==> flow/design.v <==
module DCIM (
    input clk,
    input rst_n,
    input in_valid,
    input [127:0] in_data1,
    input [127:0] in_data2,
    input [127:0] in_data3,
    input [127:0] in_data4, 
    output reg out_valid,
    output reg [12:0] O1,
    output reg [12:0] O2,
    output reg [12:0] O3,
    output reg [12:0] O4
);
reg [127:0] in_data1_dff, in_data2_dff, in_data3_dff, in_data4_dff;
always @(posedge clk) begin
    in_data1_dff <= in_data1;
    in_data2_dff <= in_data2;
    in_data3_dff <= in_data3;
    in_data4_dff <= in_data4;
end
reg in_valid_dff, in_valid_d2, in_valid_d3, in_valid_d4, in_valid_d5, in_valid_d6, in_valid_d7, in_valid_d8;
reg [1:0] cnt;
always @(posedge clk or negedge rst_n) begin
    if (!rst_n) begin
        in_valid_dff <= 1'b0;
        in_valid_d2 <= 1'b0;
        in_valid_d3 <= 1'b0;
        in_valid_d4 <= 1'b0;
        in_valid_d5 <= 1'b0;
        in_valid_d6 <= 1'b0;
        in_valid_d7 <= 1'b0;
        in_valid_d8 <= 1'b0;
    end
    else begin
        in_valid_dff <= in_valid;
        in_valid_d2 <= in_valid_dff;
        in_valid_d3 <= in_valid_d2;
        in_valid_d4 <= in_valid_d3;
        in_valid_d5 <= in_valid_d4;
        in_valid_d6 <= in_valid_d5;
        in_valid_d7 <= in_valid_d6;
        in_valid_d8 <= in_valid_d7;
    end
end
reg [4:0] sum1_1 [0:15], sum2_1 [0:15], sum3_1 [0:15], sum4_1 [0:15];
reg [5:0] sum1_2 [0:7], sum2_2 [0:7], sum3_2 [0:7], sum4_2 [0:7];
reg [6:0] sum1_3 [0:3], sum2_3 [0:3], sum3_3 [0:3], sum4_3 [0:3];
reg [7:0] sum1_4 [0:1], sum2_4 [0:1], sum3_4 [0:1], sum4_4 [0:1];
reg [8:0] sum1_5, sum2_5, sum3_5, sum4_5;
generate
    genvar i_1;
    for (i_1 = 0; i_1 < 16; i_1 = i_1 + 1) begin
        always @(posedge clk) begin
            sum1_1[i_1] <= in_data1_dff[127-i_1*8:124-i_1*8] + in_data1_dff[123-i_1*8:120-i_1*8];
            sum2_1[i_1] <= in_data2_dff[127-i_1*8:124-i_1*8] + in_data2_dff[123-i_1*8:120-i_1*8];
            sum3_1[i_1] <= in_data3_dff[127-i_1*8:124-i_1*8] + in_data3_dff[123-i_1*8:120-i_1*8];
            sum4_1[i_1] <= in_data4_dff[127-i_1*8:124-i_1*8] + in_data4_dff[123-i_1*8:120-i_1*8];
        end
    end
endgenerate
generate
    genvar i_2;
    for (i_2 = 0; i_2 < 8; i_2 = i_2 + 1) begin
        always @(posedge clk) begin
            sum1_2[i_2] <= sum1_1[i_2*2] + sum1_1[i_2*2+1];
            sum2_2[i_2] <= sum2_1[i_2*2] + sum2_1[i_2*2+1];
            sum3_2[i_2] <= sum3_1[i_2*2] + sum3_1[i_2*2+1];
            sum4_2[i_2] <= sum4_1[i_2*2] + sum4_1[i_2*2+1];
        end
    end
endgenerate
generate
    genvar i_3;
    for (i_3 = 0; i_3 < 4; i_3 = i_3 + 1) begin
        always @(posedge clk) begin
            sum1_3[i_3] <= sum1_2[i_3*2] + sum1_2[i_3*2+1];
            sum2_3[i_3] <= sum2_2[i_3*2] + sum2_2[i_3*2+1];
            sum3_3[i_3] <= sum3_2[i_3*2] + sum3_2[i_3*2+1];
            sum4_3[i_3] <= sum4_2[i_3*2] + sum4_2[i_3*2+1];
        end
    end
endgenerate
generate
    genvar i_4;
    for (i_4 = 0; i_4 < 2; i_4 = i_4 + 1) begin
        always @(posedge clk) begin
            sum1_4[i_4] <= sum1_3[i_4*2] + sum1_3[i_4*2+1];
            sum2_4[i_4] <= sum2_3[i_4*2] + sum2_3[i_4*2+1];
            sum3_4[i_4] <= sum3_3[i_4*2] + sum3_3[i_4*2+1];
            sum4_4[i_4] <= sum4_3[i_4*2] + sum4_3[i_4*2+1];
        end
    end
endgenerate
always @(posedge clk) begin
    sum1_5 <= sum1_4[0] + sum1_4[1];
    sum2_5 <= sum2_4[0] + sum2_4[1];
    sum3_5 <= sum3_4[0] + sum3_4[1];
    sum4_5 <= sum4_4[0] + sum4_4[1];
end
always @(posedge clk or negedge rst_n) begin
    if (!rst_n) begin
        cnt <= 2'd0;
    end
    else begin
        if (in_valid_d6) begin
            cnt <= cnt + 1;
        end
    end
end
reg [12:0] sum1, sum2, sum3, sum4;
always @(posedge clk or negedge rst_n) begin
    if (!rst_n) begin
        sum1 <= 13'b0;
        sum2 <= 13'b0;
        sum3 <= 13'b0;
        sum4 <= 13'b0;
    end
    else begin
        if (in_valid_d6) begin
            if (~|cnt) begin
                sum1 <= sum1_5;
                sum2 <= sum2_5;
                sum3 <= sum3_5;
                sum4 <= sum4_5;
            end else begin
                sum1 <= {sum1[11:0], 1'b0} + sum1_5;
                sum2 <= {sum2[11:0], 1'b0} + sum2_5;
                sum3 <= {sum3[11:0], 1'b0} + sum3_5;
                sum4 <= {sum4[11:0], 1'b0} + sum4_5;
            end
        end
    end
end
always @(posedge clk or negedge rst_n) begin
    if (!rst_n) begin
        O1 <= 13'b0;
        O2 <= 13'b0;
        O3 <= 13'b0;
        O4 <= 13'b0;
    end
    else begin
        if (in_valid_d7 & ~|cnt) begin
            O1 <= sum1;
            O2 <= sum2;
            O3 <= sum3;
            O4 <= sum4;
        end 
        else begin
            O1 <= 13'b0;
            O2 <= 13'b0;
            O3 <= 13'b0;
            O4 <= 13'b0;
        end
    end
end
always @(posedge clk or negedge rst_n) begin
    if (!rst_n) begin
        out_valid <= 1'b0;
    end
    else begin
        if (in_valid_d7 & ~|cnt) begin
            out_valid <= 1'b1;
        end
        else begin
            out_valid <= 1'b0;
        end
    end
end
endmodule
==> flow/run.sh <==
#!/bin/bash
# the make line also repeats each setting of config.mk as NAME=value (left out here)
make -C /OpenROAD-flow-scripts/flow DESIGN_CONFIG=/design/flow/config.mk WORK_HOME=/design/flow/orfs CLKGATE_MAP_FILE= finish
==> flow/config.mk <==
export PLATFORM = sky130hd
export DESIGN_NAME = DCIM
export DESIGN_NICKNAME = DCIM
export VERILOG_FILES = /design/flow/design.v
export SDC_FILE = /design/flow/constraint.sdc
export NUM_CORES = 4
export LEC_CHECK = 0
export ABC_AREA = 0
export CAP_MARGIN = 20
export CORE_MARGIN = 2
export CORE_UTILIZATION = 70
export CTS_CLUSTER_DIAMETER = 372
export CTS_CLUSTER_SIZE = 37
export GPL_ROUTABILITY_DRIVEN = 1
export MIN_ROUTING_LAYER = met1
export PLACE_DENSITY = 0.65
export SETUP_SLACK_MARGIN = 0.33
export SLEW_MARGIN = 15
==> flow/constraint.sdc <==
create_clock -name core_clock -period 1.35 [get_ports {clk}]
set_input_delay 0.2700 -clock core_clock [delete_from_list [all_inputs] [get_ports {clk}]]
set_output_delay 0.2700 -clock core_clock [all_outputs]
set_load 0.01 [all_outputs]
==> results.yml, run 1 <==
# implementation run metrics
yosys:
  synthSimpleGateAreaFrac_pct: 5.45
  synth_cell_types: 51
  synth_area_mm2: 0.0503
  flop_cell: "dfxtp_1"
  ys_top_cells_by_area: "dfxtp_1, ha_1, dfrtp_1"
  ys_sh_aoi_pct: 8.91
  top_cell_area_share_pct: 49.2
  synth.logic.top_family: "adder cells"
  largest_area_cell: "dfxtp_1"
  ys_sh_mux_pct: 0.279
  syn_avg_cell_area_um2: 12.2
  synthCells: 4120
  synth_flops: 1350
  synth_warnings: 17
  ys_cells: 4120
  edf_count: 0
  synth_top_cell_by_count: "dfxtp_1"
  ys_sh_xor_pct: 6.40
  synthArstFlopShare_pct: 8.44
  ys_area_mm2: 0.0503
  synth_nets: 5396
  postSynthSeqShare_pct: 54.9
  adder_share_pct: 20.9
  yosys-top-cells-count: "dfxtp_1, ha_1, inv_1"
floorplan:
  chip_area_mm2: 0.0740
  core_mm2: 0.0712
  rows: 98
  top_level_ports: 568
  fp_util_pct: 70.5
  die_x_um: 272
  chipHeight_um: 272
clock_network:
  cts_made_buffers: 42
  root_buffer: "clkbuf_16"
  cts_buffer_depth: 3
  cts_sinks: 1350
  cts_max_level: 2
status:
  haltStage: "global routing"
  outcome: "aborted with a tool error"
placed_design:
  gp_congestion: 0.869
  io_buffers: 567
  place_hpwl_um: 80200
-- stage by stage --
step	instance area [um2]	cells	worst slack, ns	utilization, %
after CTS	65300	6053	-0.636	91.7
after detailed placement	60400	5898	-0.673	84.7
after global placement	60400	5898	-0.598	84.7
after floorplan	51500	4120	-0.587	-
-- timing repair --
action | CTS
gates resized | 1034
endpoints found under the hold margin | 114
setup buffers | 92
hold buffers | 1
endpoints found under the setup margin | 760
cloned | 9
pin swaps | 437
==> run 2: changes to the inputs <==
- CORE_UTILIZATION: 70 -> 72
- CTS_CLUSTER_DIAMETER: 372 -> unset
- CTS_CLUSTER_SIZE: 37 -> 15
- GPL_ROUTABILITY_DRIVEN: 1 -> unset
- MIN_ROUTING_LAYER: met1 -> unset
- PLACE_DENSITY: 0.65 -> unset
- PLACE_DENSITY_LB_ADDON: unset -> 0.01
- SETUP_SLACK_MARGIN: 0.33 -> -0.1
- SLEW_MARGIN: 15 -> 20
- clock period: 1.35 -> 1.02 ns (I/O delays scaled with it)
==> run 2 against run 1 <==
The run fails in clock tree synthesis. Area after synthesis unchanged. Die size is 2.7% lower. Synthesized cell count stayed put.
==> results.yml, run 2 <==
# implementation run metrics
status:
  outcome: "aborted with a tool error"
  haltStage: "clock tree synthesis"
  firstError: "[ERROR DPL-0038] Utilization greater than 100%, impossible to legalize"
yosys:
  top_cell_area_share_pct: 49.2
  synthCells: 4120
  synth_top_cell_by_count: "dfxtp_1"
  ys_sh_mux_pct: 0.279
  adder_share_pct: 20.9
  synthSimpleGateAreaFrac_pct: 5.45
  ys_sh_xor_pct: 6.40
  ys_area_mm2: 0.0503
  synth_flops: 1350
  ys_cells: 4120
  synth_area_mm2: 0.0503
  synth.logic.top_family: "adder cells"
  synth_warnings: 17
  ys_top_cells_by_area: "dfxtp_1, ha_1, dfrtp_1"
  synth_nets: 5396
  yosys-top-cells-count: "dfxtp_1, ha_1, inv_1"
  edf_count: 0
  flop_cell: "dfxtp_1"
  postSynthSeqShare_pct: 54.9
  largest_area_cell: "dfxtp_1"
  synth_cell_types: 51
  syn_avg_cell_area_um2: 12.2
  synthArstFlopShare_pct: 8.44
  ys_sh_aoi_pct: 8.91
floorplan:
  chip_area_mm2: 0.0719
  chipHeight_um: 268
  core_mm2: 0.0688
  rows: 96
  die_x_um: 268
  top_level_ports: 568
  fp_util_pct: 73.0
placed_design:
  gp_congestion: 0.855
  io_buffers: 567
  place_hpwl_um: 92800
## run 2: per-stage QoR
| step | hold WS (ns) | power, uW | setup slack (ns) | cell area, um2 | std cells |
|---|---|---|---|---|---|
| floorplan | -0.0916 | 122000 | -0.917 | 51700 | 4120 |
| global placement | 0.104 | 152000 | -0.933 | 62300 | 6102 |
| detailed placement | 0.108 | 158000 | -1.04 | 62300 | 6102 |
==> run 3: changes to the inputs <==
- ABC_AREA: 0 -> unset
- CORE_UTILIZATION: 72 -> 67
- CTS_CLUSTER_DIAMETER: unset -> 377
- CTS_CLUSTER_SIZE: 15 -> 14
- PLACE_DENSITY_LB_ADDON: 0.01 -> unset
- SETUP_SLACK_MARGIN: -0.1 -> 0.13
- clock period: 1.02 -> 1.28 ns (I/O delays scaled with it)
==> run 3 against run 2 <==
The flow stops in global routing. Synthesized cell count is the same. Die size is 7.3% higher. Area after synthesis unchanged.
==> results.yml, run 3 <==
# implementation run metrics
yosys:
  ys_area_mm2: 0.0503
  synthCells: 4120
  synth.logic.top_family: "adder cells"
  synth_area_mm2: 0.0503
  synth_cell_types: 51
  flop_cell: "dfxtp_1"
  synth_flops: 1350
  ys_sh_mux_pct: 0.279
  synth_warnings: 17
  ys_cells: 4120
  synth_nets: 5396
  ys_top_cells_by_area: "dfxtp_1, ha_1, dfrtp_1"
  synthArstFlopShare_pct: 8.44
  adder_share_pct: 20.9
  yosys-top-cells-count: "dfxtp_1, ha_1, inv_1"
  synth_top_cell_by_count: "dfxtp_1"
  ys_sh_xor_pct: 6.40
  postSynthSeqShare_pct: 54.9
  syn_avg_cell_area_um2: 12.2
  top_cell_area_share_pct: 49.2
  synthSimpleGateAreaFrac_pct: 5.45
  ys_sh_aoi_pct: 8.91
  edf_count: 0
  largest_area_cell: "dfxtp_1"
floorplan:
  rows: 100
  chipHeight_um: 278
  core_mm2: 0.0743
  fp_util_pct: 67.6
  die_x_um: 278
  top_level_ports: 568
  chip_area_mm2: 0.0772
clock_network:
  root_buffer: "clkbuf_16"
  cts_buffer_depth: 3
  cts_sinks: 1350
  cts_made_buffers: 106
  cts_max_level: 3
placed_design:
  dp.cells: 5952
  pre_cts_ws_ns: -0.732
  io_buffers: 567
  gp_congestion: 0.886
  place_hpwl_um: 77100
status:
  outcome: "aborted with a tool error"
  firstError: "[ERROR GRT-0232] Routing congestion too high. Check the congestion heatmap in the GUI."
  haltStage: "global routing"
grt:
  track_usage_pct: 94.8
  overflow: 4439
run 3: repair_timing:
item	4_1_cts
pin swaps	535
hold buffers	148
hold endpoints to repair	261
cloned	5
gates resized	1074
endpoints found under the setup margin	687
setup buffers	120
run 3: per-stage QoR:
stage                     instance area [um2]  setup TNS [ns]  power (uW)
after floorplan                         51700          -25.25       97300
after global placement                  60900          -42.53      118000
after detailed placement                60900          -50.39      120000
after CTS                               69400          -59.67      163000
run 3: routing by layer:
metal | overflow | GRT usage [%]
met1 | 32 | 87.0
met2 | 3279 | 120
met3 | 33 | 71.9
met4 | 1091 | 111
met5 | 4 | 29.9
==> run 4: changes to the inputs <==
- ABC_AREA: unset -> 1
- CAP_MARGIN: 20 -> 35
- CORE_ASPECT_RATIO: unset -> 1.36
- CORE_MARGIN: 2 -> 4
- CORE_UTILIZATION: 67 -> 48
- CTS_CLUSTER_DIAMETER: 377 -> 21
- CTS_CLUSTER_SIZE: 14 -> unset
- GPL_ROUTABILITY_DRIVEN: unset -> 0
- HOLD_SLACK_MARGIN: unset -> 0.2
- SETUP_SLACK_MARGIN: 0.13 -> 0.11
- TNS_END_PERCENT: unset -> 85
- clock period: 1.28 -> 1.39 ns (I/O delays scaled with it)
==> run 4 against run 3 <==
The layout now fails its checks (negative setup slack). Synthesized cell count rose by 13%. Area after synthesis rose by 1.3%. Die size rose by 44%.
==> results.yml, run 4 <==
# implementation run metrics
sta:
  setup_tns_ns: -16.42
  drv_slew: 0
  worst_pin_slew_ns: 0.408
  rsz0062_at_grt: "true"
  max_freq_mhz: 575
  finalClockPeriodUsage_pct: 125
  setup_viol: 106
  hold_ws_ns: 0.334
  hold_violations: 0
  setup_slack_ns: -0.350
  worst_clock_skew_ns: 0.0635
  slew_headroom_pct: 72.8
  fin_crit_ns: 1.74
yosys:
  yosys-top-cells-count: "dfxtp_1, ha_1, nand2_1"
  postSynthSeqShare_pct: 54.2
  synth_flops: 1350
  ys_top_cells_by_area: "dfxtp_1, ha_1, dfrtp_1"
  ys_area_mm2: 0.0509
  largest_area_cell: "dfxtp_1"
  edf_count: 0
  ys_sh_aoi_pct: 6.60
  synthSimpleGateAreaFrac_pct: 8.03
  ys_cells: 4671
  synthArstFlopShare_pct: 8.44
  synth_area_mm2: 0.0509
  ys_sh_mux_pct: 0
  synth_top_cell_by_count: "dfxtp_1"
  synthCells: 4671
  adder_share_pct: 20.6
  synth_warnings: 17
  synth_cell_types: 32
  synth_nets: 5947
  flop_cell: "dfxtp_1"
  synth.logic.top_family: "adder cells"
  syn_avg_cell_area_um2: 10.9
  top_cell_area_share_pct: 48.6
  ys_sh_xor_pct: 5.83
floorplan:
  rows: 139
  die_x_um: 287
  fp_util_pct: 48.3
  core_mm2: 0.105
  chipHeight_um: 388
  top_level_ports: 568
  chip_area_mm2: 0.111
critical_path:
  critPathMaxFanout: 1
  worstPathArrival_ns: 1.46
  path_cells: "buf_12, buf_6"
  crit_path_end: "O2[3]"
  worstRegToRegCells: 11
  cp_num_buf_inv: 2
  timing.rr.start: "sum4[0]"
  cpPeakStageDelay_ns: 0.39
  crit_required_ns: 1.11
  r2r-end: "sum4[11]"
  path_depth: 2
  slowest_stage: "dfrtp_1"
  cp_top_family: "flip-flops"
  crit_start: "O2[3]"
  regToRegSetupSlack_ns: -0.19
  cp-end-kind: "primary output"
  critical_path_class: "register to primary output"
  startpoint_type: "register"
min_path:
  min_to: "in_valid_d2"
  worstHoldPathType: "register to register"
  hold_depth: 0
  hp-start: "in_valid_dff"
placed_design:
  io_buffers: 567
  place_hpwl_um: 79800
route:
  vias_per_cell: 4.70
  drt_iter0_drc: 980
  wl_um: 131000
  post-route-drc-count: 0
  drt-pass1-iter-count: 7
  wire_per_inst_um: 16.3
  antenna_left: 0
  num_vias: 37800
pwr:
  seqPwrFrac_pct: 27.3
  pg_comb_uw: 68500
  clock_power_uw: 79800
  pwr-share-clk_pct: 39.1
  irDropWorstVdd_mv: 1.45
  p_comb_share_pct: 33.6
  powerDensity_mw_per_mm2: 2460
  power.group.top: "clock"
  leakagePower_uw: 0.0377
  p_int_uw: 141000
  swShare_pct: 30.7
  sequentialPower_uw: 55800
  power_switching_uw: 62600
cells_and_area:
  num-nets-final: 7623
  nFillCells: 6263
  syn_to_final_growth_pct: 62.7
grt:
  track_usage_pct: 22.1
  grt_pass1_vias: 41900
  antenna_found_initial: 10
  grt_first_pass_wirelength_um: 200000
  overflow: 0
  grt_max_degree: 68
clock_network:
  cts_made_buffers: 343
  cts_sinks: 1350
  cts_max_level: 5
  cts_buffer_depth: 4
  clkTransAtPathRegs_ns: 0.04
  root_buffer: "clkbuf_16"
  cts_tree: "yes"
  clkLatencyLatePin_ns: 0.86
status:
  so_faults: "negative setup slack"
  outcome: "complete, but fails checks"
run:
  drv_cap: 0
  tool_warnings: 29
## run 4: area by class of cell
type                    instances  area, um2  area share [%]
diodes                         10       25.0          0.0302
inverters                     615       2320            2.80
clock buffers                 454       9670            11.7
flip-flops and latches       1350      28000            33.8
repair buffers               1354      13200            15.9
multi-input cells            2683      25700            31.1
well taps                    1410       1760            2.13
clock inverters               152       2160            2.61
## run 4: repair_timing
action / 4_1_cts / 5_1_grt
buffers inserted: 84 / 71
endpoints found under the hold margin: 627 / 0
pin swaps: 309 / 367
hold buffers: 515 / 0
gates resized: 813 / 632
endpoints found under the setup margin: 341 / 424
cloned: 1 / 0
## run 4: metal layers
layer | wire [um] | GRT usage (%) | share of wire (%)
met1 | 48200 | 22.5 | 37
met2 | 72700 | 42.8 | 55
met3 | 5330 | 4.58 | 4.1
met4 | 4990 | 10.1 | 3.8
met5 | 0 | 0 | 0
## run 4: metrics by stage
stage / setup slack, ns / power [uW] / instances / area [um2] / utilization, %
6_report: -0.350 / 204000 / 8028 / 82800 / 78.6
5_1_grt: -0.402 / 216000 / 8027 / 82800 / 78.6
4_1_cts: -0.409 / 197000 / 7970 / 80100 / 76.0
3_5_place_dp: -0.368 / 105000 / 6767 / 60200 / 57.2
3_3_place_gp: -0.381 / 104000 / 6767 / 60200 / 57.2
2_1_floorplan: -0.161 / 87100 / 4671 / 51800 / -
==> run 5: changes to the inputs <==
- ABC_AREA: 1 -> unset
- CAP_MARGIN: 35 -> 20
- CORE_ASPECT_RATIO: 1.36 -> unset
- CORE_MARGIN: 4 -> 2
- CORE_UTILIZATION: 48 -> 72
- CTS_CLUSTER_DIAMETER: 21 -> 315
- CTS_CLUSTER_SIZE: unset -> 14
- GPL_ROUTABILITY_DRIVEN: 0 -> unset
- HOLD_SLACK_MARGIN: 0.2 -> -0.05
- MAX_ROUTING_LAYER: unset -> met4
- SETUP_SLACK_MARGIN: 0.11 -> 0.27
- TNS_END_PERCENT: 85 -> unset
- clock period: 1.39 -> 1.95 ns (I/O delays scaled with it)
==> run 5 against run 4 <==
The layout still fails its checks (negative setup slack). Cell area fell by 25%. Clock power fell by 76%. Synthesized cell count down 12%. Via count is 15% lower. Non-clock buffer count fell by 666. Combinational power fell by about 40%. Hold slack got worse by 0.18 ns. Global-route usage rose by 10 points. Clock skew shrank 0.041 ns. First-iteration DRC count grew 91%. Flip-flop count is the same. Critical path type is now register to register. Highest routed layer unchanged.
==> results.yml, run 5 <==
# implementation run metrics
status:
  outcome: "complete, but fails checks"
  so_faults: "negative setup slack"
yosys:
  synth.logic.top_family: "adder cells"
  largest_area_cell: "dfxtp_1"
  ys_sh_mux_pct: 0.279
  synthSimpleGateAreaFrac_pct: 5.45
  synthArstFlopShare_pct: 8.44
  ys_sh_xor_pct: 6.40
  synth_area_mm2: 0.0503
  postSynthSeqShare_pct: 54.9
  synth_flops: 1350
  synth_warnings: 17
  top_cell_area_share_pct: 49.2
  synth_top_cell_by_count: "dfxtp_1"
  synth_cell_types: 51
  synthCells: 4120
  syn_avg_cell_area_um2: 12.2
  ys_sh_aoi_pct: 8.91
  adder_share_pct: 20.9
  ys_area_mm2: 0.0503
  yosys-top-cells-count: "dfxtp_1, ha_1, inv_1"
  ys_top_cells_by_area: "dfxtp_1, ha_1, dfrtp_1"
  ys_cells: 4120
  edf_count: 0
  synth_nets: 5396
  flop_cell: "dfxtp_1"
min_path:
  min_to: "in_data1_dff[49]"
  worstHoldPathType: "input pin to register"
  hold_depth: 1
  hp-start: "in_data1[49]"
floorplan:
  chipHeight_um: 268
  fp_util_pct: 73.0
  top_level_ports: 568
  die_x_um: 268
  chip_area_mm2: 0.0719
  core_mm2: 0.0688
  rows: 96
run:
  tool_warnings: 32
  drv_cap: 0
clock_network:
  cts_buffer_depth: 3
  clkTransAtPathRegs_ns: 0.07
  clkLatencyLatePin_ns: 0.67
  cts_sinks: 1350
  cts_max_level: 3
  cts_made_buffers: 106
  cts_tree: "yes"
  root_buffer: "clkbuf_16"
sta:
  hold_violations: 0
  worst_clock_skew_ns: 0.0225
  drv_slew: 0
  setup_slack_ns: -0.204
  fin_crit_ns: 2.15
  worst_pin_slew_ns: 0.593
  max_freq_mhz: 464
  rsz0062_at_grt: "true"
  setup_viol: 15
  slew_headroom_pct: 59.4
  finalClockPeriodUsage_pct: 110
critical_path:
  critical_path_class: "register to register"
  cp-end-kind: "register"
  cp_num_buf_inv: 1
  crit_start: "sum4[0]"
  slowest_stage: "dfrtp_1"
  timing.rr.start: "sum4[0]"
  crit_required_ns: 2.48
  critPathMaxFanout: 4
  path_depth: 8
  cpPeakStageDelay_ns: 0.41
  crit_path_end: "sum4[7]"
  worstPathArrival_ns: 2.69
  cp_top_family: "simple AND/OR/NAND/NOR gates"
  path_cells: "ha_4, inv_2, fa_2, nor2b_2, o31a_1, o22ai_2, and4b_1, or3_1"
  startpoint_type: "register"
  worstRegToRegCells: 8
  r2r-end: "sum4[7]"
  regToRegSetupSlack_ns: -0.20
grt:
  grt_max_degree: 46
  grt_first_pass_wirelength_um: 177000
  antenna_found_initial: 19
  grt_pass1_vias: 34800
  track_usage_pct: 32.6
  overflow: 0
pwr:
  p_comb_share_pct: 41.6
  sequentialPower_uw: 38400
  powerDensity_mw_per_mm2: 1580
  p_int_uw: 64300
  power_switching_uw: 34000
  swShare_pct: 34.6
  clock_power_uw: 18900
  power.group.top: "combinational logic"
  leakagePower_uw: 0.0288
  irDropWorstVdd_mv: 1.04
  totalPowerFinal_uw: 98300
  seqPwrFrac_pct: 39.1
  pwr-share-clk_pct: 19.3
  pg_comb_uw: 40900
cells_and_area:
  syn_to_final_growth_pct: 23.4
  stdcell_area_mm2: 0.0620
  num-nets-final: 6163
route:
  wl_um: 117000
  post-route-drc-count: 0
  vias_per_cell: 5.49
  num_vias: 32200
  wire_per_inst_um: 20.1
  drt_iter0_drc: 1871
  antenna_left: 0
  drt-pass1-iter-count: 5
placed_design:
  place_hpwl_um: 77900
  gp_congestion: 0.898
  io_buffers: 567
  place_area_mm2: 0.0576
## run 5: layer usage
| metal | global-route usage, % | routed length [um] | share of wire (%) |
|---|---|---|---|
| met1 | 35.3 | 44000 | 37 |
| met2 | 60.0 | 63000 | 54 |
| met3 | 4.23 | 5150 | 4.4 |
| met5 | - | 0 | 0 |
| met4 | 13.6 | 5300 | 4.5 |
## run 5: final cells by class
| cell class | instances | area (um2) |
|---|---|---|
| flip-flops and latches | 1350 | 27600 |
| inverters | 398 | 1490 |
| multi-input cells | 2343 | 22400 |
| diodes | 18 | 45.0 |
| repair buffers | 688 | 6520 |
| fillers | 2816 | 6810 |
| clock buffers | 122 | 2710 |
| clock inverters | 6 | 88.8 |
| well taps | 931 | 1160 |
## run 5: per-stage QoR
step / TNS, ns / instances / worst slack, ns / hold slack, ns / util, %
after floorplan: 0 / 4120 / 0.0123 / 0.0944 / -
after global placement: -0.0315 / 5623 / -0.0140 / 0.315 / 83.7
after detailed placement: -0.369 / 5623 / -0.0646 / 0.318 / 83.7
after CTS: -0.174 / 5796 / -0.0789 / 0.130 / 89.1
after global routing: -2.71 / 5856 / -0.266 / 0.136 / 90.1
final: -1.29 / 5856 / -0.204 / 0.153 / 90.1
## run 5: what timing repair did
item                                    4_1_cts  5_1_grt
resized                                     266      166
hold buffers                                  1        0
endpoints found under the hold margin        44        0
setup buffers                                44       42
endpoints found under the setup margin      117      118
pin swaps                                   118      119
==> run 6: changes to the inputs <==
- CORE_UTILIZATION: 72 -> 59
- CTS_CLUSTER_DIAMETER: 315 -> unset
- CTS_CLUSTER_SIZE: 14 -> unset
- HOLD_SLACK_MARGIN: -0.05 -> unset
- MAX_ROUTING_LAYER: met4 -> unset
- SETUP_SLACK_MARGIN: 0.27 -> 0.48
- clock period: 1.95 -> 1.78 ns (I/O delays scaled with it)
==> run 6 against run 5 <==
The layout still fails its checks (negative setup slack). Fmax up 6.5%. Critical path depth is the same. Non-clock buffer count rose by 80. Die size grew 22%. Utilization is 11 points lower. Via count decreased by 4.1%. Hold slack got worse by 0.086 ns. Cell area up 8.1%. Total power grew 23%. Wire length decreased by 13%. Flip-flop count did not move. Critical endpoint is now sum2[9].
==> results.yml, run 6 <==
# implementation run metrics
grt:
  track_usage_pct: 23.0
  grt_pass1_vias: 32500
  antenna_found_initial: 13
  grt_first_pass_wirelength_um: 158000
  overflow: 0
  grt_max_degree: 58
critical_path:
  cpPeakStageDelay_ns: 0.36
  worstRegToRegCells: 8
  crit_required_ns: 2.39
  crit_start: "sum2[0]"
  path_depth: 8
  startpoint_type: "register"
  crit_path_end: "sum2[9]"
  cp_num_buf_inv: 1
  slowest_stage: "dfrtp_1"
  critical_path_class: "register to register"
  cp_top_family: "AND-OR/OR-AND gates"
  timing.rr.start: "sum2[0]"
  cp-end-kind: "register"
  worstPathArrival_ns: 2.63
  regToRegSetupSlack_ns: -0.24
  critPathMaxFanout: 4
  r2r-end: "sum2[9]"
  path_cells: "ha_2, inv_2, fa_2, nor2b_2, o31a_1, o22ai_2, o2111a_1, a221o_1"
yosys:
  synth_warnings: 17
  top_cell_area_share_pct: 49.2
  largest_area_cell: "dfxtp_1"
  postSynthSeqShare_pct: 54.9
  edf_count: 0
  ys_top_cells_by_area: "dfxtp_1, ha_1, dfrtp_1"
  synth.logic.top_family: "adder cells"
  adder_share_pct: 20.9
  synth_nets: 5396
  ys_sh_xor_pct: 6.40
  synth_flops: 1350
  synthCells: 4120
  flop_cell: "dfxtp_1"
  ys_area_mm2: 0.0503
  synth_cell_types: 51
  synth_top_cell_by_count: "dfxtp_1"
  ys_sh_aoi_pct: 8.91
  syn_avg_cell_area_um2: 12.2
  ys_cells: 4120
  ys_sh_mux_pct: 0.279
  yosys-top-cells-count: "dfxtp_1, ha_1, inv_1"
  synth_area_mm2: 0.0503
  synthSimpleGateAreaFrac_pct: 5.45
  synthArstFlopShare_pct: 8.44
pwr:
  p_int_uw: 82000
  p_comb_share_pct: 39.7
  leakagePower_uw: 0.0305
  pwr-share-clk_pct: 25.0
  seqPwrFrac_pct: 35.3
  power_switching_uw: 38900
  irDropWorstVdd_mv: 1.33
  swShare_pct: 32.2
  powerDensity_mw_per_mm2: 1800
  power.group.top: "combinational logic"
  sequentialPower_uw: 42700
  clock_power_uw: 30200
  pg_comb_uw: 48100
route:
  wl_um: 102000
  antenna_left: 0
  post-route-drc-count: 0
  drt-pass1-iter-count: 5
  wire_per_inst_um: 16.3
  vias_per_cell: 4.92
  num_vias: 30800
  drt_iter0_drc: 939
cells_and_area:
  num-nets-final: 6277
  syn_to_final_growth_pct: 33.4
  nFillCells: 5159
  logic_area_mm2: 0.0239
  flop_area_mm2: 0.0278
  fin_util_pct: 79.1
min_path:
  hp-start: "in_data3[81]"
  worstHoldPathType: "input pin to register"
  hold_depth: 1
  min_to: "in_data3_dff[81]"
clock_network:
  cts_buffer_depth: 3
  cts_sinks: 1350
  clkTransAtPathRegs_ns: 0.06
  cts_made_buffers: 140
  cts_max_level: 4
  clkLatencyLatePin_ns: 0.72
  root_buffer: "clkbuf_16"
  cts_tree: "yes"
sta:
  setup_slack_ns: -0.243
  slew_headroom_pct: 37.2
  hold_ws_ns: 0.0670
  worst_clock_skew_ns: 0.0206
  drv_slew: 0
  finalClockPeriodUsage_pct: 114
  max_freq_mhz: 494
  setup_viol: 27
  worst_pin_slew_ns: 0.940
  rsz0062_at_grt: "true"
  hold_violations: 0
  fin_crit_ns: 2.02
placed_design:
  gp_congestion: 0.827
  place_hpwl_um: 74000
  io_buffers: 567
floorplan:
  rows: 107
  core_mm2: 0.0847
  chip_area_mm2: 0.0875
  top_level_ports: 568
  chipHeight_um: 296
  die_x_um: 296
  fp_util_pct: 59.3
run:
  tool_warnings: 33
  drv_cap: 0
status:
  outcome: "complete, but fails checks"
  so_faults: "negative setup slack"
[run 6: stage by stage]
step	cell area, um2	cells	total power [uW]	setup TNS (ns)	setup WS [ns]
floorplan	51300	4120	69300	-1.12	-0.157
global placement	58700	5846	79800	-2.03	-0.192
detailed placement	58700	5846	80500	-2.75	-0.242
CTS	65200	6187	116000	-2.73	-0.214
global route	67000	6265	128000	-5.66	-0.302
finish	67000	6268	121000	-3.21	-0.243
[run 6: what timing repair did]
item,4_1_cts,5_1_grt
gates resized,490,304
hold buffers,1,0
setup buffers,84,72
pin swaps,166,246
endpoints found under the hold margin,59,0
gates cloned,0,0
setup endpoints to repair,300,375
[run 6: area by class of cell]
cell class | instances | area share [%]
diodes | 9 | 0.0336
clock buffers | 202 | 6.33
clock inverters | 54 | 1.04
inverters | 398 | 2.23
multi-input cells | 2343 | 35.7
flip-flops and latches | 1350 | 41.5
well taps | 1144 | 2.14
repair buffers | 768 | 11.0
[run 6: metal layers]
metal	routed length, um	global-route usage, %
met2	53100	42.2
met5	83	0
met3	4360	4.19
met1	41600	26.9
met4	2640	8.07
==> run 7: changes to the inputs <==
- CORE_UTILIZATION: 59 -> 67
- CTS_CLUSTER_SIZE: unset -> 37
- SETUP_SLACK_MARGIN: 0.48 -> 0.51
- clock period: 1.78 -> 1.75 ns (I/O delays scaled with it)
==> run 7 against run 6 <==
The layout still fails its checks (negative setup slack). Sequential share of layout area rose by 0.25 points. Critical path depth did not move. Clock power fell by 3%. Synthesized cell count did not move. Worst setup slack got worse by 0.076 ns. Hold slack got worse by 0.022 ns. Critical path type unchanged. Largest cell class unchanged.
==> results.yml, run 7 <==
# implementation run metrics
pwr:
  swShare_pct: 34.6
  powerDensity_mw_per_mm2: 1920
  pg_comb_uw: 54700
  power_switching_uw: 44100
  irDropWorstVdd_mv: 1.23
  leakagePower_uw: 0.0304
  p_int_uw: 83500
  clock_power_uw: 29200
  sequentialPower_uw: 43700
  totalPowerFinal_uw: 128000
  seqPwrFrac_pct: 34.2
  p_comb_share_pct: 42.9
  pwr-share-clk_pct: 22.9
  power.group.top: "combinational logic"
clock_network:
  cts_tree: "yes"
  cts_buffer_depth: 3
  root_buffer: "clkbuf_16"
  clkTransAtPathRegs_ns: 0.07
  cts_max_level: 4
  clkLatencyLatePin_ns: 0.75
  cts_made_buffers: 135
  cts_sinks: 1350
yosys:
  adder_share_pct: 20.9
  top_cell_area_share_pct: 49.2
  flop_cell: "dfxtp_1"
  ys_area_mm2: 0.0503
  synthArstFlopShare_pct: 8.44
  synth_top_cell_by_count: "dfxtp_1"
  synthSimpleGateAreaFrac_pct: 5.45
  ys_top_cells_by_area: "dfxtp_1, ha_1, dfrtp_1"
  syn_avg_cell_area_um2: 12.2
  largest_area_cell: "dfxtp_1"
  synth.logic.top_family: "adder cells"
  edf_count: 0
  ys_cells: 4120
  synthCells: 4120
  ys_sh_aoi_pct: 8.91
  synth_nets: 5396
  synth_cell_types: 51
  postSynthSeqShare_pct: 54.9
  yosys-top-cells-count: "dfxtp_1, ha_1, inv_1"
  synth_warnings: 17
  synth_area_mm2: 0.0503
  synth_flops: 1350
  ys_sh_mux_pct: 0.279
  ys_sh_xor_pct: 6.40
placed_design:
  io_buffers: 567
  pre_cts_ws_ns: -0.256
  dp.cells: 5681
  place_hpwl_um: 77400
  gp_congestion: 0.870
grt:
  grt_first_pass_wirelength_um: 175000
  overflow: 0
  grt_pass1_vias: 34800
  antenna_found_initial: 24
  track_usage_pct: 28.9
  grt_max_degree: 47
critical_path:
  path_cells: "ha_4, buf_6, buf_6, a211oi_4, o31ai_4, o31ai_2, xnor2_1, a221o_1"
  startpoint_type: "register"
  cp_common_cell: "buf_6"
  worstPathArrival_ns: 2.70
  cp_top_family: "AND-OR/OR-AND gates"
  regToRegSetupSlack_ns: -0.32
  r2r-end: "sum1[8]"
  slowest_stage: "dfrtp_1"
  crit_path_end: "sum1[8]"
  crit_required_ns: 2.38
  critPathMaxFanout: 2
  cpPeakStageDelay_ns: 0.41
  cp-end-kind: "register"
  critical_path_class: "register to register"
  crit_start: "sum1[0]"
  cp_num_buf_inv: 2
  path_depth: 8
  worstRegToRegCells: 8
  timing.rr.start: "sum1[0]"
min_path:
  worstHoldPathType: "input pin to register"
  hold_depth: 1
  min_to: "in_data2_dff[59]"
  hp-start: "in_data2[59]"
sta:
  setup_viol: 36
  max_freq_mhz: 484
  setup_slack_ns: -0.318
  rsz0062_at_grt: "true"
  finalClockPeriodUsage_pct: 118
  fin_crit_ns: 2.07
  worst_clock_skew_ns: 0.0215
  drv_slew: 0
  hold_violations: 0
  worst_pin_slew_ns: 0.738
  slew_headroom_pct: 50.8
route:
  num_vias: 33300
  drt-pass1-iter-count: 7
  wl_um: 125000
  antenna_left: 0
  post-route-drc-count: 0
  wire_per_inst_um: 20.5
  drt_iter0_drc: 2002
  vias_per_cell: 5.46
run:
  drv_cap: 0
  tool_warnings: 32
floorplan:
  core_mm2: 0.0743
  chip_area_mm2: 0.0772
  die_x_um: 278
  fp_util_pct: 67.6
  rows: 100
  chipHeight_um: 278
  top_level_ports: 568
status:
  so_faults: "negative setup slack"
  outcome: "complete, but fails checks"
cells_and_area:
  syn_to_final_growth_pct: 32.4
  flop_area_mm2: 0.0278
  num-nets-final: 6289
  nFillCells: 3062
  fin_cells: 6097
  logic_area_mm2: 0.0240
[run 7: per-stage QoR]
step	util (%)	cell area (um2)	hold WS [ns]	setup TNS [ns]
after floorplan	-	51400	0.0544	-1.47
after global placement	78.8	58500	0.294	-3.62
after detailed placement	78.8	58500	0.299	-3.68
after CTS	87.0	64700	0.0184	-3.14
after global routing	89.5	66500	0.0257	-8.23
final	89.5	66500	0.0453	-6.44
[run 7: timing repair]
| action | in CTS | in global routing |
|---|---|---|
| endpoints found under the hold margin | 114 | 0 |
| gates cloned | 5 | 0 |
| hold buffers | 1 | 0 |
| resized | 431 | 330 |
| pin swaps | 179 | 249 |
| buffers inserted | 89 | 69 |
| endpoints found under the setup margin | 450 | 597 |
[run 7: routing by layer]
metal | share of wire, % | vias up | global-route usage (%)
li1 | - | 15600 | -
met1 | 37 | 16200 | 32.1
met2 | 53 | 1184 | 54.0
met3 | 5.4 | 363 | 5.49
met4 | 4.3 | 12 | 11.4
met5 | 0.055 | - | 0
[run 7: cell type report]
type,count,share of cell area [%]
Antenna cell,13,0.0489
Inverter,398,2.24
Tap cell,969,1.82
Multi-Input combinational cell,2343,36.0
Clock buffer,199,6.01
Timing Repair Buffer,785,11.3
Sequential cell,1350,41.8
Clock inverter,40,0.784
==> run 8: changes to the inputs <==
- CORE_UTILIZATION: 67 -> 72
- CTS_CLUSTER_DIAMETER: unset -> 318
- PLACE_DENSITY_LB_ADDON: unset -> 0.11
- SETUP_SLACK_MARGIN: 0.51 -> 0.38
- clock period: 1.75 -> 1.28 ns (I/O delays scaled with it)
==> run 8 against run 7 <==
The flow now stops in global routing. Area after synthesis stayed put. Die size is 6.8% lower. Synthesized cell count stayed put.
==> results.yml, run 8 <==
# implementation run metrics
status:
  outcome: "aborted with a tool error"
  haltStage: "global routing"
  firstError: "[ERROR DPL-0038] Utilization greater than 100%, impossible to legalize"
clock_network:
  cts_buffer_depth: 3
  cts_made_buffers: 42
  cts_sinks: 1350
  root_buffer: "clkbuf_16"
  cts_max_level: 2
yosys:
  synth_nets: 5396
  synth_cell_types: 51
  synth_flops: 1350
  synth_warnings: 17
  synth_area_mm2: 0.0503
  yosys-top-cells-count: "dfxtp_1, ha_1, inv_1"
  top_cell_area_share_pct: 49.2
  synth.logic.top_family: "adder cells"
  synthCells: 4120
  synthSimpleGateAreaFrac_pct: 5.45
  ys_sh_aoi_pct: 8.91
  ys_cells: 4120
  ys_sh_xor_pct: 6.40
  synthArstFlopShare_pct: 8.44
  flop_cell: "dfxtp_1"
  largest_area_cell: "dfxtp_1"
  ys_area_mm2: 0.0503
  adder_share_pct: 20.9
  ys_top_cells_by_area: "dfxtp_1, ha_1, dfrtp_1"
  postSynthSeqShare_pct: 54.9
  syn_avg_cell_area_um2: 12.2
  ys_sh_mux_pct: 0.279
  synth_top_cell_by_count: "dfxtp_1"
  edf_count: 0
placed_design:
  place_hpwl_um: 89500
  pre_cts_ws_ns: -0.775
  gp_congestion: 0.904
  io_buffers: 567
floorplan:
  chipHeight_um: 268
  fp_util_pct: 73.0
  top_level_ports: 568
  die_x_um: 268
  core_mm2: 0.0688
  rows: 96
  chip_area_mm2: 0.0719
[run 8: repair_timing]
item / in CTS
hold buffers: 1
setup endpoints to repair: 760
pin swaps: 416
buffers inserted: 105
cloned: 2
resized: 864
hold endpoints to repair: 114
[run 8: through the flow]
step	total power, uW	cell area [um2]	hold slack (ns)	instances	util [%]
after CTS	149000	64900	0.0107	6074	94.3
after detailed placement	122000	60700	0.273	5913	88.2
after global placement	118000	60700	0.275	5913	88.2
after floorplan	97300	51600	-0.0396	4120	-
==> run 9: changes to the inputs <==
- CTS_CLUSTER_DIAMETER: 318 -> 315
- CTS_CLUSTER_SIZE: 37 -> 14
- HOLD_SLACK_MARGIN: unset -> -0.05
- PLACE_DENSITY_LB_ADDON: 0.11 -> unset
- SETUP_SLACK_MARGIN: 0.38 -> -0.13
- clock period: 1.28 -> 1.81 ns (I/O delays scaled with it)
==> run 9 against run 8 <==
Now fails the layout checks on negative setup slack. Area after synthesis unchanged. Synthesized cell count is the same. Die size did not move.
==> results.yml, run 9 <==
# implementation run metrics
pwr:
  clock_power_uw: 20500
  powerDensity_mw_per_mm2: 1630
  swShare_pct: 33.2
  leakagePower_uw: 0.0287
  irDropWorstVdd_mv: 1.09
  pwr-share-clk_pct: 20.6
  power_switching_uw: 33000
  p_int_uw: 66500
  sequentialPower_uw: 40700
  seqPwrFrac_pct: 40.9
  p_comb_share_pct: 38.5
  power.group.top: "registers"
  pg_comb_uw: 38300
sta:
  setup_tns_ns: -4.78
  worst_pin_slew_ns: 0.688
  rsz0062_at_grt: "true"
  drv_slew: 0
  hold_violations: 0
  fin_crit_ns: 2.02
  finalClockPeriodUsage_pct: 112
  max_freq_mhz: 495
  setup_viol: 69
  setup_slack_ns: -0.209
  worst_clock_skew_ns: 0.0236
  slew_headroom_pct: 54.1
clock_network:
  cts_max_level: 3
  root_buffer: "clkbuf_16"
  cts_buffer_depth: 3
  cts_tree: "yes"
  cts_made_buffers: 106
  cts_sinks: 1350
  clkTransAtPathRegs_ns: 0.07
  clkLatencyLatePin_ns: 0.67
critical_path:
  crit_path_end: "sum4[7]"
  startpoint_type: "register"
  critPathMaxFanout: 4
  crit_start: "sum4[0]"
  critical_path_class: "register to register"
  worstPathArrival_ns: 2.56
  path_depth: 8
  path_cells: "ha_2, inv_2, fa_2, nor2b_4, o31a_1, o22ai_2, and4b_1, or3_1"
  timing.rr.start: "sum4[0]"
  slowest_stage: "dfrtp_1"
  cp_top_family: "simple AND/OR/NAND/NOR gates"
  cp_num_buf_inv: 1
  regToRegSetupSlack_ns: -0.21
  cpPeakStageDelay_ns: 0.36
  worstRegToRegCells: 8
  crit_required_ns: 2.35
  r2r-end: "sum4[7]"
  cp-end-kind: "register"
yosys:
  synthArstFlopShare_pct: 8.44
  synth_area_mm2: 0.0503
  synth.logic.top_family: "adder cells"
  syn_avg_cell_area_um2: 12.2
  synth_warnings: 17
  postSynthSeqShare_pct: 54.9
  flop_cell: "dfxtp_1"
  synthCells: 4120
  synthSimpleGateAreaFrac_pct: 5.45
  ys_top_cells_by_area: "dfxtp_1, ha_1, dfrtp_1"
  adder_share_pct: 20.9
  edf_count: 0
  synth_flops: 1350
  synth_cell_types: 51
  ys_sh_aoi_pct: 8.91
  top_cell_area_share_pct: 49.2
  synth_nets: 5396
  ys_cells: 4120
  synth_top_cell_by_count: "dfxtp_1"
  ys_sh_mux_pct: 0.279
  ys_sh_xor_pct: 6.40
  largest_area_cell: "dfxtp_1"
  ys_area_mm2: 0.0503
  yosys-top-cells-count: "dfxtp_1, ha_1, inv_1"
grt:
  grt_max_degree: 66
  grt_first_pass_wirelength_um: 170000
  antenna_found_initial: 28
  overflow: 0
  track_usage_pct: 30.5
  grt_pass1_vias: 33700
route:
  wire_per_inst_um: 19.0
  vias_per_cell: 5.39
  post-route-drc-count: 0
  drt-pass1-iter-count: 7
  drt_iter0_drc: 1704
  wl_um: 111000
  num_vias: 31500
  antenna_left: 0
floorplan:
  core_mm2: 0.0688
  die_x_um: 268
  top_level_ports: 568
  chip_area_mm2: 0.0719
  rows: 96
  chipHeight_um: 268
  fp_util_pct: 73.0
cells_and_area:
  stdcell_area_mm2: 0.0610
  syn_to_final_growth_pct: 21.3
  flop_area_mm2: 0.0276
  logic_area_mm2: 0.0214
  nFillCells: 3163
  num-nets-final: 6138
run:
  drv_cap: 0
  tool_warnings: 32
placed_design:
  gp_congestion: 0.888
  place_area_mm2: 0.0577
  io_buffers: 567
  place_hpwl_um: 79700
min_path:
  min_to: "in_data1_dff[120]"
  hold_depth: 1
  worstHoldPathType: "input pin to register"
  hp-start: "in_data1[120]"
status:
  outcome: "complete, but fails checks"
  so_faults: "negative setup slack"
## run 9: routing by layer
metal | global-route usage (%) | up-vias | routed length (um)
li1 | - | 15200 | -
met1 | 34.8 | 15100 | 42800
met2 | 55.5 | 881 | 57700
met3 | 4.85 | 304 | 5390
met4 | 14.7 | 14 | 5180
met5 | 0 | - | 92
## run 9: area by class of cell
| class | instances | area share [%] |
|---|---|---|
| Antenna cell | 23 | 0.0944 |
| Clock buffer | 123 | 4.46 |
| Clock inverter | 6 | 0.142 |
| Inverter | 398 | 2.45 |
| Tap cell | 931 | 1.91 |
| Multi-Input combinational cell | 2343 | 35.1 |
| Sequential cell | 1350 | 45.3 |
| Timing Repair Buffer | 663 | 10.6 |
## run 9: timing repair
action / in CTS / in global routing
pin swaps: 13 / 29
setup endpoints to repair: 20 / 45
hold buffers: 1 / 0
hold endpoints to repair: 114 / 0
setup buffers: 3 / 7
resized: 11 / 59
## run 9: metrics by stage
step           util, %  total power (uW)  worst slack [ns]  instances  hold WS (ns)
2_1_floorplan        -             65400            -0.135       4120        0.0664
3_3_place_gp      83.9             75200            -0.134       5674         0.289
3_5_place_dp      83.9             76900            -0.171       5674         0.292
4_1_cts           88.0             98100            -0.157       5807        0.0952
5_1_grt           88.6            105000            -0.270       5831         0.105
6_report          88.6             99500            -0.209       5837         0.123
==> run 10: changes to the inputs <==
- CORE_UTILIZATION: 72 -> 65
- CTS_CLUSTER_DIAMETER: 315 -> unset
- CTS_CLUSTER_SIZE: 14 -> unset
- HOLD_SLACK_MARGIN: -0.05 -> unset
- SETUP_SLACK_MARGIN: -0.13 -> unset
- clock period: 1.81 -> 1.85 ns (I/O delays scaled with it)
==> run 10 against run 9 <==
The layout still fails its checks (negative setup slack). Clock skew up 0.0015 ns. Utilization down 5.8 points. Final cell count increased by 3.6%. Largest power group unchanged. Die size rose by 11%. Critical path depth unchanged.
==> results.yml, run 10 <==
# implementation run metrics
clock_network:
  cts_sinks: 1350
  cts_made_buffers: 134
  root_buffer: "clkbuf_16"
  cts_buffer_depth: 3
  cts_tree: "yes"
  clkTransAtPathRegs_ns: 0.06
  cts_max_level: 4
  clkLatencyLatePin_ns: 0.71
pwr:
  p_int_uw: 71100
  sequentialPower_uw: 39900
  p_comb_share_pct: 36.2
  power.group.top: "registers"
  seqPwrFrac_pct: 38.1
  pg_comb_uw: 37900
  irDropWorstVdd_mv: 1.12
  powerDensity_mw_per_mm2: 1660
  clock_power_uw: 26900
  swShare_pct: 32.1
  pwr-share-clk_pct: 25.7
  leakagePower_uw: 0.0296
  power_switching_uw: 33700
yosys:
  synth_cell_types: 51
  synthCells: 4120
  ys_sh_aoi_pct: 8.91
  ys_cells: 4120
  ys_area_mm2: 0.0503
  postSynthSeqShare_pct: 54.9
  synth_warnings: 17
  synth.logic.top_family: "adder cells"
  adder_share_pct: 20.9
  synth_flops: 1350
  syn_avg_cell_area_um2: 12.2
  largest_area_cell: "dfxtp_1"
  yosys-top-cells-count: "dfxtp_1, ha_1, inv_1"
  synth_area_mm2: 0.0503
  synth_nets: 5396
  synthArstFlopShare_pct: 8.44
  ys_sh_mux_pct: 0.279
  synth_top_cell_by_count: "dfxtp_1"
  ys_sh_xor_pct: 6.40
  top_cell_area_share_pct: 49.2
  synthSimpleGateAreaFrac_pct: 5.45
  edf_count: 0
  ys_top_cells_by_area: "dfxtp_1, ha_1, dfrtp_1"
  flop_cell: "dfxtp_1"
floorplan:
  chip_area_mm2: 0.0796
  top_level_ports: 568
  rows: 101
  core_mm2: 0.0762
  fp_util_pct: 66.0
  chipHeight_um: 282
  die_x_um: 282
sta:
  hold_violations: 0
  max_freq_mhz: 485
  setup_viol: 21
  finalClockPeriodUsage_pct: 111
  setup_slack_ns: -0.212
  rsz0062_at_grt: "true"
  drv_slew: 0
  fin_crit_ns: 2.06
  slew_headroom_pct: 60.6
  worst_pin_slew_ns: 0.589
  worst_clock_skew_ns: 0.0251
critical_path:
  critPathMaxFanout: 4
  cpPeakStageDelay_ns: 0.35
  cp-end-kind: "register"
  r2r-end: "sum4[9]"
  cp_top_family: "AND-OR/OR-AND gates"
  startpoint_type: "register"
  regToRegSetupSlack_ns: -0.21
  timing.rr.start: "sum4[0]"
  path_cells: "ha_2, inv_2, fa_2, nor2b_2, o31a_1, o22ai_4, o2111a_1, a221o_1"
  slowest_stage: "dfrtp_1"
  path_depth: 8
  crit_required_ns: 2.44
  cp_num_buf_inv: 1
  crit_start: "sum4[0]"
  critical_path_class: "register to register"
  crit_path_end: "sum4[9]"
  worstRegToRegCells: 8
  worstPathArrival_ns: 2.65
placed_design:
  place_hpwl_um: 76000
  io_buffers: 567
  dp.cells: 5764
  gp_congestion: 0.873
grt:
  track_usage_pct: 25.6
  grt_max_degree: 66
  antenna_found_initial: 17
  overflow: 0
  grt_first_pass_wirelength_um: 159000
  grt_pass1_vias: 32100
route:
  wl_um: 102000
  post-route-drc-count: 0
  drt-pass1-iter-count: 5
  wire_per_inst_um: 16.8
  drt_iter0_drc: 1334
  vias_per_cell: 5.08
  antenna_left: 0
  num_vias: 30700
run:
  tool_warnings: 32
  drv_cap: 0
cells_and_area:
  nFillCells: 4355
  logic_area_mm2: 0.0217
  fin_cells: 6045
  syn_to_final_growth_pct: 25.5
  flop_area_mm2: 0.0276
  fin_util_pct: 82.8
  num-nets-final: 6173
min_path:
  worstHoldPathType: "input pin to register"
  hp-start: "in_data1[105]"
  min_to: "in_data1_dff[105]"
  hold_depth: 1
status:
  outcome: "complete, but fails checks"
  so_faults: "negative setup slack"
run 10: cell type report:
type	count	share of cell area [%]
clock inverter	56	0.984
inverter	398	2.37
clock buffer	186	6.11
multi-input combinational	2343	34.4
timing repair buffer	670	10.2
tap	1030	2.04
antenna	12	0.0476
sequential	1350	43.8
run 10: routing by layer:
metal,track usage [%],wire (um)
met5,0,80
met4,9.17,2940
met3,4.72,4630
met2,45.3,51200
met1,31.1,42700
run 10: timing repair:
item                       CTS  global route
pin swaps                   36            79
setup endpoints to repair   80            51
setup buffers                8            27
hold endpoints to repair   114             0
hold buffers                 1             0
gates resized               84            83
cloned                       0             0
run 10: metrics by stage:
stage	setup TNS [ns]	hold slack [ns]	total power [uW]	instance area (um2)	setup WS [ns]
3_3_place_gp	-1.08	0.289	73900	57800	-0.124
2_1_floorplan	-0.580	0.0744	64000	50300	-0.0955
4_1_cts	-1.00	0.0547	103000	62400	-0.139
5_1_grt	-3.54	0.0636	111000	63100	-0.259
6_report	-1.96	0.0918	105000	63100	-0.212
3_5_place_dp	-1.77	0.289	74900	57800	-0.167
==> run 11: changes to the inputs <==
- ABC_AREA: unset -> 1
- CORE_UTILIZATION: 65 -> 40
- CTS_CLUSTER_SIZE: unset -> 81
- MAX_ROUTING_LAYER: unset -> met4
- TNS_END_PERCENT: unset -> 15
- clock period: 1.85 -> 2.4 ns (I/O delays scaled with it)
==> run 11 against run 10 <==
The run now finishes clean. Hold slack gained 0.065 ns. Worst setup slack improved by 0.36 ns. Global-route usage decreased by 9.4 points. Utilization fell by 32 points. Via count grew 4.3%. First-iteration DRC count is 11% lower. Combinational power fell by 34%. Wire length down 0.50%. Clock-buffer cell count up 15. Total power fell by 25%. Critical path depth down 7.
==> results.yml, run 11 <==
# implementation run metrics
route:
  drt_iter0_drc: 1182
  post-route-drc-count: 0
  antenna_left: 0
  wl_um: 101000
  wire_per_inst_um: 14.1
  num_vias: 32000
  vias_per_cell: 4.47
  drt-pass1-iter-count: 5
yosys:
  synthCells: 4671
  synthArstFlopShare_pct: 8.44
  synth.logic.top_family: "adder cells"
  edf_count: 0
  ys_cells: 4671
  synth_top_cell_by_count: "dfxtp_1"
  synth_nets: 5947
  largest_area_cell: "dfxtp_1"
  top_cell_area_share_pct: 48.6
  postSynthSeqShare_pct: 54.2
  ys_sh_xor_pct: 5.83
  synthSimpleGateAreaFrac_pct: 8.03
  synth_cell_types: 32
  synth_area_mm2: 0.0509
  ys_sh_mux_pct: 0
  ys_sh_aoi_pct: 6.60
  flop_cell: "dfxtp_1"
  synth_warnings: 17
  synth_flops: 1350
  ys_top_cells_by_area: "dfxtp_1, ha_1, dfrtp_1"
  adder_share_pct: 20.6
  ys_area_mm2: 0.0509
  yosys-top-cells-count: "dfxtp_1, ha_1, nand2_1"
  syn_avg_cell_area_um2: 10.9
status:
  outcome: "finished clean"
clock_network:
  cts_max_level: 4
  cts_made_buffers: 146
  root_buffer: "clkbuf_16"
  clkLatencyLatePin_ns: 0.76
  cts_buffer_depth: 3
  cts-resized-gates: 0
  clkTransAtPathRegs_ns: 0.06
  cts_sinks: 1350
  post-cts-setup-buffers: 0
  cts_tree: "yes"
placed_design:
  gp_congestion: 0.883
  place_hpwl_um: 79500
  io_buffers: 567
critical_path:
  slowest_stage: "clkdlybuf4s50_1"
  critPathMaxFanout: 1
  r2r-end: "sum2[5]"
  crit_path_end: "O4[1]"
  startpoint_type: "register"
  worstRegToRegCells: 10
  cp-end-kind: "primary output"
  regToRegSetupSlack_ns: 0.62
  worstPathArrival_ns: 1.77
  critical_path_class: "register to primary output"
  path_depth: 1
  cp_top_family: "buffers and inverters"
  cpPeakStageDelay_ns: 0.58
  timing.rr.start: "sum2_5[1]"
  crit_required_ns: 1.92
  path_cells: "clkdlybuf4s50_1"
  crit_start: "O4[1]"
  cp_num_buf_inv: 1
floorplan:
  top_level_ports: 568
  rows: 130
  die_x_um: 361
  core_mm2: 0.126
  fp_util_pct: 40.4
  chipHeight_um: 361
  chip_area_mm2: 0.130
grt:
  grt_first_pass_wirelength_um: 163000
  overflow: 0
  grt_max_degree: 52
  grt_pass1_vias: 32900
  antenna_found_initial: 14
  track_usage_pct: 16.2
run:
  drv_cap: 0
  tool_warnings: 27
min_path:
  worstHoldPathType: "input pin to asynchronous set/reset pin"
pwr:
  seqPwrFrac_pct: 39.0
  clock_power_uw: 23100
  swShare_pct: 33.0
  powerDensity_mw_per_mm2: 1230
  pg_comb_uw: 25000
  p_int_uw: 52800
  leakagePower_uw: 0.0303
  power_switching_uw: 26000
  sequentialPower_uw: 30800
  irDropWorstVdd_mv: 0.648
  p_comb_share_pct: 31.7
  power.group.top: "registers"
  pwr-share-clk_pct: 29.2
sta:
  setup_viol: 0
  hold_violations: 0
  max_freq_mhz: 445
  finalClockPeriodUsage_pct: 93.7
  drv_slew: 0
  worst_pin_slew_ns: 0.590
  worst_clock_skew_ns: 0.0293
  fin_crit_ns: 2.25
  slew_headroom_pct: 60.6
  rsz0062_at_grt: "false"
  setup_tns_ns: 0
cells_and_area:
  logic_area_mm2: 0.0209
  fin_util_pct: 50.7
  nFillCells: 11300
  num-nets-final: 6654
  flop_area_mm2: 0.0276
  syn_to_final_growth_pct: 25.4
[run 11: layer usage]
layer / GRT usage, % / vias up / part of all wire [%]
li1: - / 16600 / -
met1: 18.4 / 14600 / 43
met2: 27.8 / 595 / 50
met3: 3.59 / 187 / 4.6
met4: 5.93 / 0 / 3.0
met5: - / - / 0
[run 11: layout make-up]
type,instances,share of cell area [%]
timing repair buffer,582,9.14
clock inverter,65,1.35
sequential,1350,43.2
tap,1650,3.23
multi-input combinational,2683,32.7
inverter,615,3.62
clock buffer,201,6.65
antenna,13,0.0509
[run 11: metrics by stage]
stage / worst slack (ns) / hold WS [ns] / instances / total power (uW) / area, um2
2_1_floorplan: 0.815 / 0.184 / 4671 / 48900 / 50900
3_3_place_gp: 0.712 / 0.335 / 6879 / 56400 / 58700
3_5_place_dp: 0.658 / 0.338 / 6879 / 56600 / 58700
4_1_cts: 0.0751 / 0.0792 / 7146 / 80300 / 63800
5_1_grt: 0.0613 / 0.0917 / 7156 / 85300 / 63800
6_report: 0.152 / 0.157 / 7159 / 78800 / 63900
[run 11: repair_timing]
item / 4_1_cts / 5_1_grt
hold buffers: 1 / 0
setup endpoints to repair: 0 / 0
endpoints found under the hold margin: 114 / 0
==> run 12: changes to the inputs <==
- CAP_MARGIN: 20 -> 10
- CORE_MARGIN: 2 -> 3
- CORE_UTILIZATION: 40 -> 47
- CTS_CLUSTER_DIAMETER: unset -> 372
- CTS_CLUSTER_SIZE: 81 -> unset
- GPL_ROUTABILITY_DRIVEN: unset -> 1
- GPL_TIMING_DRIVEN: unset -> 0
- HOLD_SLACK_MARGIN: unset -> -0.06
- MIN_ROUTING_LAYER: unset -> met2
- PLACE_DENSITY_LB_ADDON: unset -> 0.0
- SETUP_SLACK_MARGIN: unset -> -0.03
- SLEW_MARGIN: 20 -> 40
- TNS_END_PERCENT: 15 -> 90
- clock period: 2.4 -> 3.05 ns (I/O delays scaled with it)
==> run 12 against run 11 <==
Still clean. First-iteration DRC count rose to 3.7 times the previous value. Sequential share of layout area is 0.63 points higher. Synthesized cell count unchanged. Total power fell by 23%. Worst setup slack better by 0.47 ns. Final cell count decreased by 3.4%. Critical endpoint is now O2[0]. Largest cell class unchanged.
==> results.yml, run 12 <==
# implementation run metrics
status:
  outcome: "finished clean"
floorplan:
  rows: 120
  top_level_ports: 568
  fp_util_pct: 47.4
  chip_area_mm2: 0.112
  core_mm2: 0.107
  die_x_um: 335
  chipHeight_um: 335
yosys:
  synthSimpleGateAreaFrac_pct: 8.03
  synth_flops: 1350
  ys_area_mm2: 0.0509
  syn_avg_cell_area_um2: 10.9
  synth_warnings: 17
  ys_sh_aoi_pct: 6.60
  edf_count: 0
  synth.logic.top_family: "adder cells"
  synth_top_cell_by_count: "dfxtp_1"
  largest_area_cell: "dfxtp_1"
  synthArstFlopShare_pct: 8.44
  ys_sh_xor_pct: 5.83
  synth_nets: 5947
  synthCells: 4671
  ys_cells: 4671
  top_cell_area_share_pct: 48.6
  postSynthSeqShare_pct: 54.2
  ys_sh_mux_pct: 0
  ys_top_cells_by_area: "dfxtp_1, ha_1, dfrtp_1"
  flop_cell: "dfxtp_1"
  yosys-top-cells-count: "dfxtp_1, ha_1, nand2_1"
  adder_share_pct: 20.6
  synth_area_mm2: 0.0509
  synth_cell_types: 32
cells_and_area:
  syn_to_final_growth_pct: 23.6
  num-nets-final: 6659
  stdcell_area_mm2: 0.0629
critical_path:
  crit_required_ns: 2.44
  worstPathArrival_ns: 1.82
  cp_num_buf_inv: 1
  r2r-end: "O4[2]"
  critPathMaxFanout: 1
  path_cells: "clkdlybuf4s50_1"
  startpoint_type: "register"
  cp_top_family: "buffers and inverters"
  crit_start: "O2[0]"
  crit_path_end: "O2[0]"
  cpPeakStageDelay_ns: 0.79
  timing.rr.start: "cnt[0]"
  regToRegSetupSlack_ns: 0.99
  cp-end-kind: "primary output"
  slowest_stage: "clkdlybuf4s50_1"
  critical_path_class: "register to primary output"
  path_depth: 1
  worstRegToRegCells: 6
grt:
  grt_max_degree: 71
  grt_first_pass_wirelength_um: 168000
  antenna_found_initial: 0
  track_usage_pct: 29.7
  overflow: 0
  grt_pass1_vias: 49800
route:
  wire_per_inst_um: 15.3
  wl_um: 106000
  vias_per_cell: 6.43
  drt-pass1-iter-count: 15
  antenna_left: 0
  post-route-drc-count: 0
  drt_iter0_drc: 4354
  num_vias: 44400
pwr:
  pg_comb_uw: 20100
  powerDensity_mw_per_mm2: 968
  power_switching_uw: 20600
  sequentialPower_uw: 24200
  pwr-share-clk_pct: 27.2
  irDropWorstVdd_mv: 0.582
  clock_power_uw: 16600
  swShare_pct: 33.8
  p_comb_share_pct: 33.0
  totalPowerFinal_uw: 60900
  leakagePower_uw: 0.0300
  seqPwrFrac_pct: 39.8
  p_int_uw: 40300
  power.group.top: "registers"
run:
  drv_cap: 0
  tool_warnings: 28
clock_network:
  cts-resized-gates: 0
  clkLatencyLatePin_ns: 0.73
  post-cts-setup-buffers: 0
  root_buffer: "clkbuf_16"
  cts_sinks: 1350
  cts_buffer_depth: 3
  cts_max_level: 4
  hold_buffers: 1
  clkTransAtPathRegs_ns: 0.06
  cts_made_buffers: 141
  cts_tree: "yes"
sta:
  slew_headroom_pct: 44.7
  rsz0062_at_grt: "false"
  worst_clock_skew_ns: 0.0169
  finalClockPeriodUsage_pct: 79.7
  worst_pin_slew_ns: 0.830
  fin_crit_ns: 2.43
  setup_viol: 0
  drv_slew: 0
  hold_violations: 0
  max_freq_mhz: 412
placed_design:
  io_buffers: 567
  gp_congestion: 0.852
  place_hpwl_um: 80100
  place_area_mm2: 0.0584
min_path:
  min_to: "in_data2_dff[78]"
  hp-start: "in_data2[78]"
  hold_depth: 1
  worstHoldPathType: "input pin to register"
==> run 12: layer usage <==
| metal | vias up | GRT usage, % | wire length, um |
|---|---|---|---|
| met2 | 10300 | 34.9 | 59600 |
| met4 | 0 | 4.89 | 5440 |
| met3 | 581 | 38.2 | 41000 |
| li1 | 16600 | - | - |
| met5 | - | - | 0 |
| met1 | 17000 | - | 0 |
==> run 12: through the flow <==
stage                     hold slack [ns]  cells  TNS [ns]  setup slack, ns  util (%)
final                               0.318   6915         0            0.620      58.6
after global routing                0.269   6894         0            0.509      58.6
after CTS                           0.252   6894         0            0.711      58.6
after detailed placement            0.340   6642         0             1.21      54.4
after global placement              0.342   6641   -367.86            -3.24      54.4
after floorplan                     0.314   4671         0             1.46         -
==> run 12: cell type report <==
class	count	area, um2
diodes	21	52.6
plain buffers	23	118
clock buffers	204	4060
clock inverters	47	425
fillers	9148	44400
inverters	615	2310
multi-input cells	2683	20900
flip-flops and latches	1350	27600
well taps	1403	1760
repair buffers	569	5720
No activity file was given, so power comes from the tool's default toggle rates.
